Design Cinema, start of the top module:
module Cinema(input [17:0]SW, input clk, input rst, output reg [17:0]LEDR , input [3:0]KEY, output [7:0]HEX0,
			  output [7:0]HEX4, output [7:0]HEX5, output [7:0]HEX6, output [7:0]HEX7, output [7:0]HEX1, output [7:0]HEX2, output [7:0]HEX3);
clock: 16.0 ns
lec_check: 0
cap_margin: 20
core_margin: 2
core_utilization: 72
cts_cluster_diameter: 230
cts_cluster_size: 24
hold_slack_margin: -0.09
max_routing_layer: met4
setup_slack_margin: 2.0
slew_margin: 20
run.sh (not shown) runs the stock make flow with config.mk's settings and CLKGATE_MAP_FILE=.
The starting point completed, yet does not pass: negative setup slack.
Next try:
--- a/flow/config.mk
+++ b/flow/config.mk
@@ -7,2 +7,3 @@
 export LEC_CHECK = 0
+export ABC_AREA = 1
 export CAP_MARGIN = 20
@@ -14,3 +15,4 @@
 export MAX_ROUTING_LAYER = met4
-export SETUP_SLACK_MARGIN = 2.0
+export PLACE_DENSITY_LB_ADDON = 0.04
+export SETUP_SLACK_MARGIN = 1.08
 export SLEW_MARGIN = 20
The changed run never finished: it broke off in global routing (5_1_grt).
Die area went down by a few percent.
Synthesized area went down by a few percent.
Synthesized cell count went up by roughly a tenth.
Next try:
==> flow/config.mk (replaced) <==
export PLATFORM = sky130hd
export DESIGN_NAME = Cinema
export DESIGN_NICKNAME = Cinema
export VERILOG_FILES = /design/flow/design.v
export SDC_FILE = /design/flow/constraint.sdc
export NUM_CORES = 4
export LEC_CHECK = 0
export CAP_MARGIN = 20
export CORE_MARGIN = 2
export CORE_UTILIZATION = 43
export SLEW_MARGIN = 20
==> flow/constraint.sdc (replaced) <==
create_clock -name core_clock -period 14.2 [get_ports {clk}]
set_input_delay 2.8400 -clock core_clock [delete_from_list [all_inputs] [get_ports {clk}]]
set_output_delay 2.8400 -clock core_clock [all_outputs]
set_load 0.01 [all_outputs]
=>
- The new run completed, yet does not pass: negative setup slack
- die area rises by 70%
- area after synthesis rises by 2.8%
- synthesized cell count falls by 9.7%
Next try:
--- a/flow/config.mk
+++ b/flow/config.mk
@@ -9,3 +9,5 @@
 export CORE_MARGIN = 2
-export CORE_UTILIZATION = 43
+export CORE_UTILIZATION = 61
+export CTS_CLUSTER_DIAMETER = 324
+export CTS_CLUSTER_SIZE = 98
 export SLEW_MARGIN = 20
Effect: The new run finished but failed the layout checks on negative setup slack; cell area is higher by 0.53%; global-route usage came out higher by 9.0 points; worst setup slack gains 62 ps; via count grows by 3.7%; wire length rose by 3.1%; hold slack is better by 25 ps; non-clock buffer count came out higher by 19; die size fell by 29%; utilization grows by 23 points; maximum frequency came out higher by 0.40%.
Next try:
--- a/flow/config.mk
+++ b/flow/config.mk
@@ -7,7 +7,9 @@
 export LEC_CHECK = 0
+export ABC_AREA = 1
 export CAP_MARGIN = 20
 export CORE_MARGIN = 2
-export CORE_UTILIZATION = 61
-export CTS_CLUSTER_DIAMETER = 324
-export CTS_CLUSTER_SIZE = 98
+export CORE_UTILIZATION = 72
+export CTS_CLUSTER_DIAMETER = 201
+export PLACE_DENSITY_LB_ADDON = 0.01
 export SLEW_MARGIN = 20
+export TNS_END_PERCENT = 5
==> flow/constraint.sdc (replaced) <==
create_clock -name core_clock -period 14.3 [get_ports {clk}]
set_input_delay 2.8600 -clock core_clock [delete_from_list [all_inputs] [get_ports {clk}]]
set_output_delay 2.8600 -clock core_clock [all_outputs]
set_load 0.01 [all_outputs]
The changed run stopped in global routing (5_1_grt).
Die area goes down by about a fifth.
Area after synthesis falls by a few percent.
Synthesized cell count climbs by roughly a tenth.

* * *

Cinema again, from the RTL that the note above started with.
==> flow/config.mk <==
export PLATFORM = sky130hd
export DESIGN_NAME = Cinema
export DESIGN_NICKNAME = Cinema
export VERILOG_FILES = /design/flow/design.v
export SDC_FILE = /design/flow/constraint.sdc
export NUM_CORES = 4
export LEC_CHECK = 0
export ABC_AREA = 1
export CAP_MARGIN = 10
export CORE_MARGIN = 2
export CORE_UTILIZATION = 72
export CTS_CLUSTER_DIAMETER = 383
export CTS_CLUSTER_SIZE = 72
export HOLD_SLACK_MARGIN = -0.09
export SETUP_SLACK_MARGIN = -0.56
export SLEW_MARGIN = 20
==> flow/constraint.sdc <==
create_clock -name core_clock -period 11.0 [get_ports {clk}]
set_input_delay 2.2000 -clock core_clock [delete_from_list [all_inputs] [get_ports {clk}]]
set_output_delay 2.2000 -clock core_clock [all_outputs]
set_load 0.01 [all_outputs]
The baseline aborted during global routing (5_1_grt).
Next try:
Settings changed: ABC_AREA 1 to unset, CAP_MARGIN 10 to 20, CTS_CLUSTER_DIAMETER 383 to 230, CTS_CLUSTER_SIZE 72 to 24, SETUP_SLACK_MARGIN -0.56 to 2.71.
Clock period 11.0 ns to 16.3 ns, I/O delays scaled along.
Result: This time the run finished with negative setup slack left. Synthesized cell count came out lower by 9.7%. Die size is higher by 2.7%. Synthesized area climbs by about 2.8%.
Next try:
Settings changed: ABC_AREA set to 1, CORE_UTILIZATION 72 to 62, CTS_CLUSTER_DIAMETER 230 to unset, CTS_CLUSTER_SIZE 24 to 98, HOLD_SLACK_MARGIN -0.09 to unset, SETUP_SLACK_MARGIN 2.71 to unset.
Clock period 16.3 ns to 10.8 ns, I/O delays scaled along.
Outcome: The changed run ran to the end with violations: negative setup slack; sequential share of layout area went up by 0.13 points; hold slack is worse by 0.0082 ns; first-iteration DRC count went down by 54%; area after synthesis went down by 2.7%; via count went down by 6.0%.
Next try:
Settings changed: CORE_UTILIZATION 62 to 68, CTS_CLUSTER_DIAMETER set to 375, PLACE_DENSITY set to 0.38.
Now the flow aborted during global routing (5_1_grt).
Die area drops by 8.6%.
Synthesized cell count stays the same.
Area after synthesis is unchanged.
Next try:
Settings changed: ABC_AREA 1 to unset, CORE_UTILIZATION 68 to 72, CTS_CLUSTER_DIAMETER 375 to unset, CTS_CLUSTER_SIZE 98 to unset, PLACE_DENSITY 0.38 to unset, PLACE_DENSITY_LB_ADDON set to 0.01.
Clock period 10.8 ns to 14.5 ns, I/O delays scaled along.
Effect: Now the flow ran to the end with violations: negative setup slack; synthesized area went up by a few percent; synthesized cell count went down by roughly a tenth; die size went down by a few percent.
Next try:
Settings changed: ABC_AREA set to 1, CTS_CLUSTER_DIAMETER set to 170, CTS_CLUSTER_SIZE set to 98, PLACE_DENSITY_LB_ADDON 0.01 to unset.
Clock period 14.5 ns to 13.0 ns, I/O delays scaled along.
Effect: The changed run ended with an error in global routing (5_1_grt) with GRT-0232. Die area fell by 2.6%. Area after synthesis shrinks by 2.7%. Synthesized cell count came out higher by 11%.

* * *

== job 6944 ==
Cinema again, from the RTL that the note above started with.
clock: 11.0 ns
lec_check: 0
abc_area: 1
cap_margin: 10
core_aspect_ratio: 0.5
core_margin: 2
core_utilization: 72
cts_cluster_diameter: 383
cts_cluster_size: 72
hold_slack_margin: 0.3
setup_slack_margin: 2.59
slew_margin: 20
Job 6944 did not finish; a tool error ended it in 5_1_grt.
Here is what was changed in the inputs of job 2915 compared with job 6944.
Settings: CORE_ASPECT_RATIO no longer set, was 0.5; CORE_UTILIZATION now 40, was 72; SETUP_SLACK_MARGIN no longer set, was 2.59; CTS_CLUSTER_DIAMETER no longer set, was 383; HOLD_SLACK_MARGIN no longer set, was 0.3; CTS_CLUSTER_SIZE no longer set, was 72; CAP_MARGIN now 20, was 10; ABC_AREA no longer set, was 1; the clock period (ns, I/O delays scaled along) now 19.2, was 11.0.
Results
The total half-perimeter wirelength after legalization and detailed placement of job 2915 exceeds that of job 6944 by 7.0%.
Share of synthesized registers carrying an async set or reset came out exactly the same in job 6944 and job 2915.
Job 2915 | stages: all done | timing, DRC, antenna: all pass
Of job 6944 and job 2915, the run reporting the lower count of standard-cell rows was job 6944.
Input-level comparison between job 3043 and job 2915:
Settings: CTS_CLUSTER_SIZE: unset -> 56; CAP_MARGIN: 20 -> 25; GPL_TIMING_DRIVEN: unset -> 0; the clock period (ns, I/O delays scaled along): 19.2 -> 15.8.
==> results <==
Ran to the end and failed final checks on negative setup slack: job 3043.
Job 3043 against job 2915: total negative slack for setup checks moved down; worst clock skew went down 4.6 ps; maximum fanout encountered on the critical timing path shows a reduction of 2.
Compared with job 2915, job 3043 shows a higher estimated wirelength of the detail-placed design.
What job 2915 reported for via count of the first global-routing pass has to be multiplied by 1.09 to get the figure for job 3043.
When job 3043 is measured against job 2915, its worst setup slack turns out 1170 ps lower.
Comparing job 2915 and job 3043, the higher wire length of the first global-routing pass was measured on job 3043.
Setup changes, job 3043 to job 4487
Settings: CTS_CLUSTER_SIZE removed (was 56); SETUP_SLACK_MARGIN newly set to -0.8; GPL_TIMING_DRIVEN removed (was 0); CAP_MARGIN changed from 25 to 20; CTS_CLUSTER_DIAMETER newly set to 91; CORE_UTILIZATION changed from 40 to 72; the clock period (ns, I/O delays scaled along) changed from 15.8 to 14.4.
Results
- Job 4487 had finished all stages when the layout checks came back failing, citing negative setup slack.
- Completing all stages was not enough for job 3043: its layout failed the final checks because of negative setup slack.
- Changes observed in job 4487 relative to job 3043: met2 global-route usage grew by 25 points, overall die area shrank by about 44%, share of the cycle needed by the critical path after routing grew by 9.8 points.
- The core of job 4487 is more densely filled than that of job 3043.
- STATUS routed wire length: job 4487 loses against job 3043
- Comparing total non-filler cell area in the finished layout for job 4487 and job 3043, the smaller number came from job 4487.
Setup changes, job 4487 to job 7118
Settings: a change of CTS_CLUSTER_DIAMETER from 91 to 371; a deleted SETUP_SLACK_MARGIN that had been -0.8; an added CTS_CLUSTER_SIZE of 98; an added TNS_END_PERCENT of 5; an added ABC_AREA of 1; a change of the clock period (ns, I/O delays scaled along) from 14.4 to 10.8.
==> results <==
What ended job 7118 was a tool error in 5_1_grt; the run never finished.
Between job 4487 and job 7118, share of synthesized cell area in full adder, half adder and majority cells increased.
Of job 7118 and job 4487, job 4487 shows the lower post-synthesis sequential area ratio, with job 7118 above it.
Compared job 7118 vs job 4487, and number of cells in the yosys synthesis report is up in job 7118.
Taking job 4487 as the reference point, the initial core utilization of job 7118 rises by 0.17 points.
Taking job 4487 as the reference point, the count of buffers added by post-CTS timing repair for setup of job 7118 rises by 340%.
NOTE die size job 4487->job 7118 decreased by a few percent
Taking job 4487 as the reference point, the yosys synthesis chip area of job 7118 falls by 2.7%.
Input-level comparison between job 5309 and job 7118:
Settings: ABC_AREA no longer set, was 1; CTS_CLUSTER_SIZE no longer set, was 98; TNS_END_PERCENT no longer set, was 5; PLACE_DENSITY_LB_ADDON now 0.01, previously not set; CTS_CLUSTER_DIAMETER no longer set, was 371; the clock period (ns, I/O delays scaled along) now 14.3, was 10.8.
Findings:
- Not one of job 5309 and job 7118 finished clean.
- No final results exist for job 7118, since it was stopped by error GRT-0232 during 5_1_grt.
- Cmp job 5309 vs job 7118: pre-CTS setup slack higher in job 5309
- Placer's final routability congestion estimate of job 5309 exceeds that of job 7118 slightly.
- Going from job 7118 to job 5309, the area after synthesis was found to have gone up by 2.8%.
- Register share after synthesis for job 5309: 0.58 points down relative to job 7118

* * *

Starting RTL as in the previous note.
==> flow/design.v (excerpt) <==
module Cinema(input [17:0]SW, input clk, input rst, output reg [17:0]LEDR , input [3:0]KEY, output [7:0]HEX0,
			  output [7:0]HEX4, output [7:0]HEX5, output [7:0]HEX6, output [7:0]HEX7, output [7:0]HEX1, output [7:0]HEX2, output [7:0]HEX3);
clock: 20.0 ns
lec_check: 0
abc_area: 1
cap_margin: 20
core_margin: 2
core_utilization: 71
cts_cluster_diameter: 326
cts_cluster_size: 100
hold_slack_margin: 0.27
place_density_lb_addon: 0.29
setup_slack_margin: 1.69
slew_margin: 20
tns_end_percent: 10
Edit:
Settings changed: ABC_AREA 1 to default, CORE_UTILIZATION 71 to 34, HOLD_SLACK_MARGIN 0.27 to default, SETUP_SLACK_MARGIN 1.69 to default.
Result:
- area after synthesis came out higher by 2.8%
- first-iteration DRC count shrinks by about 25%
- design area rises by 4.8%
- routed wire length rises by 0.77%
- die size rises by about 110%
- clock-buffer cell count stays the same
- non-clock buffer count grows by 10
Edit:
Settings changed: ABC_AREA from default to 1, CORE_UTILIZATION 34 to 57, HOLD_SLACK_MARGIN from default to 0.27, PLACE_DENSITY from default to 0.89, PLACE_DENSITY_LB_ADDON 0.29 to default.
What happened: Utilization is higher by 25 points; synthesized cell count climbs by roughly a tenth; via count rose by a few percent; die size fell by well over a third; wire length is lower by a few percent.

* * *

Starting RTL as in the previous note.
// Cinema
module Cinema(input [17:0]SW, input clk, input rst, output reg [17:0]LEDR , input [3:0]KEY, output [7:0]HEX0,
			  output [7:0]HEX4, output [7:0]HEX5, output [7:0]HEX6, output [7:0]HEX7, output [7:0]HEX1, output [7:0]HEX2, output [7:0]HEX3);
integer filmeEscolhido;  
integer filme;  
integer horarioEscolhido;  
integer horario;  
integer assentoEscolhido;  
reg [17:0] assento11;  
reg [17:0] assento12;  
reg [17:0] assento21;  
reg [17:0] assento22;  
integer valorInserido;  
integer valor;  
integer pago;  
integer quantidadeDeIngresso;  
integer trocoFeito;  
integer troco;  
wire [7:0]F = 4'hF;  
wire [7:0]H = 4'hC;  
reg [7:0]dFilme;  
reg [7:0]dHorario;  
reg [7:0]display1;  
reg [7:0]display2;  
reg [7:0]display3;  
reg [7:0]display4;  
integer bouncing;  
integer bouncing2;  
integer i;  
integer pagoAgora;  
always@(posedge clk) begin
  if (rst) begin  
    filmeEscolhido <= 0; filme <= 0; horarioEscolhido <= 0; horario <= 0; assentoEscolhido <= 0;
    assento11 <= 0; assento12 <= 0; assento21 <= 0; assento22 <= 0;
    valorInserido <= 0; valor <= 0; pago <= 0; quantidadeDeIngresso <= 0; trocoFeito <= 0; troco <= 0;
    dFilme <= 0; dHorario <= 0; display1 <= 0; display2 <= 0; display3 <= 0; display4 <= 0;
    bouncing <= 0; LEDR <= 0;
  end else begin
    if(!filmeEscolhido && bouncing == 0) begin  
		troco = 0;
        if(KEY == 4'b1110) begin  
            filme = 1;  
            filmeEscolhido = 1;  
            dFilme = 4'h1;  
            bouncing = 1;  
        end
        if(KEY == 4'b1101) begin  
            filme = 2;  
            filmeEscolhido = 1;  
            dFilme = 4'h2;  
        end
    end
    if(!horarioEscolhido && filmeEscolhido == 1) begin  
        if(KEY == 4'b1011) begin  
            horario = 1;  
            horarioEscolhido = 1;  
            dHorario = 4'h1;  
            display1 = 4'h1;  
            display2 = 4'h4;  
            display3 = 4'h0;  
            display4 = 4'h0;  
        end
        if(KEY == 4'b0111) begin  
            horario = 2;  
            horarioEscolhido = 1;  
            dHorario = 4'h2;  
            display1 = 4'h1;  
            display2 = 4'h6;  
            display3 = 4'h0;  
            display4 = 4'h0;  
        end
    end
    quantidadeDeIngresso=0;  
  ...
==> flow/config.mk <==
export PLATFORM = sky130hd
export DESIGN_NAME = Cinema
export DESIGN_NICKNAME = Cinema
export VERILOG_FILES = /design/flow/design.v
export SDC_FILE = /design/flow/constraint.sdc
export NUM_CORES = 4
export LEC_CHECK = 0
export ABC_AREA = 1
export CAP_MARGIN = 0
export CELL_PAD_IN_SITES_GLOBAL_PLACEMENT = 3
export CORE_MARGIN = 10
export CORE_UTILIZATION = 26
export CTS_CLUSTER_DIAMETER = 134
export MAX_ROUTING_LAYER = met4
export PLACE_DENSITY_LB_ADDON = 0.24
export SLEW_MARGIN = 20
export TNS_END_PERCENT = 40
==> flow/constraint.sdc <==
create_clock -name core_clock -period 19.9 [get_ports {clk}]
set_input_delay 3.9800 -clock core_clock [delete_from_list [all_inputs] [get_ports {clk}]]
set_output_delay 3.9800 -clock core_clock [all_outputs]
set_load 0.01 [all_outputs]
Edit:
Settings changed: CELL_PAD_IN_SITES_GLOBAL_PLACEMENT 3 to 1, CORE_MARGIN 10 to 7, CORE_UTILIZATION 26 to 61, CTS_CLUSTER_DIAMETER 134 to 247, CTS_CLUSTER_SIZE set to 98, MAX_ROUTING_LAYER met4 to met5, PLACE_DENSITY set to 0.35, PLACE_DENSITY_LB_ADDON 0.24 to not set, TNS_END_PERCENT 40 to 10.
Effect:
- The changed run finished with timing, DRC and antenna clean
- cell count went down by roughly a tenth
- global-route usage is higher by 12 points
- design area is lower by a few percent
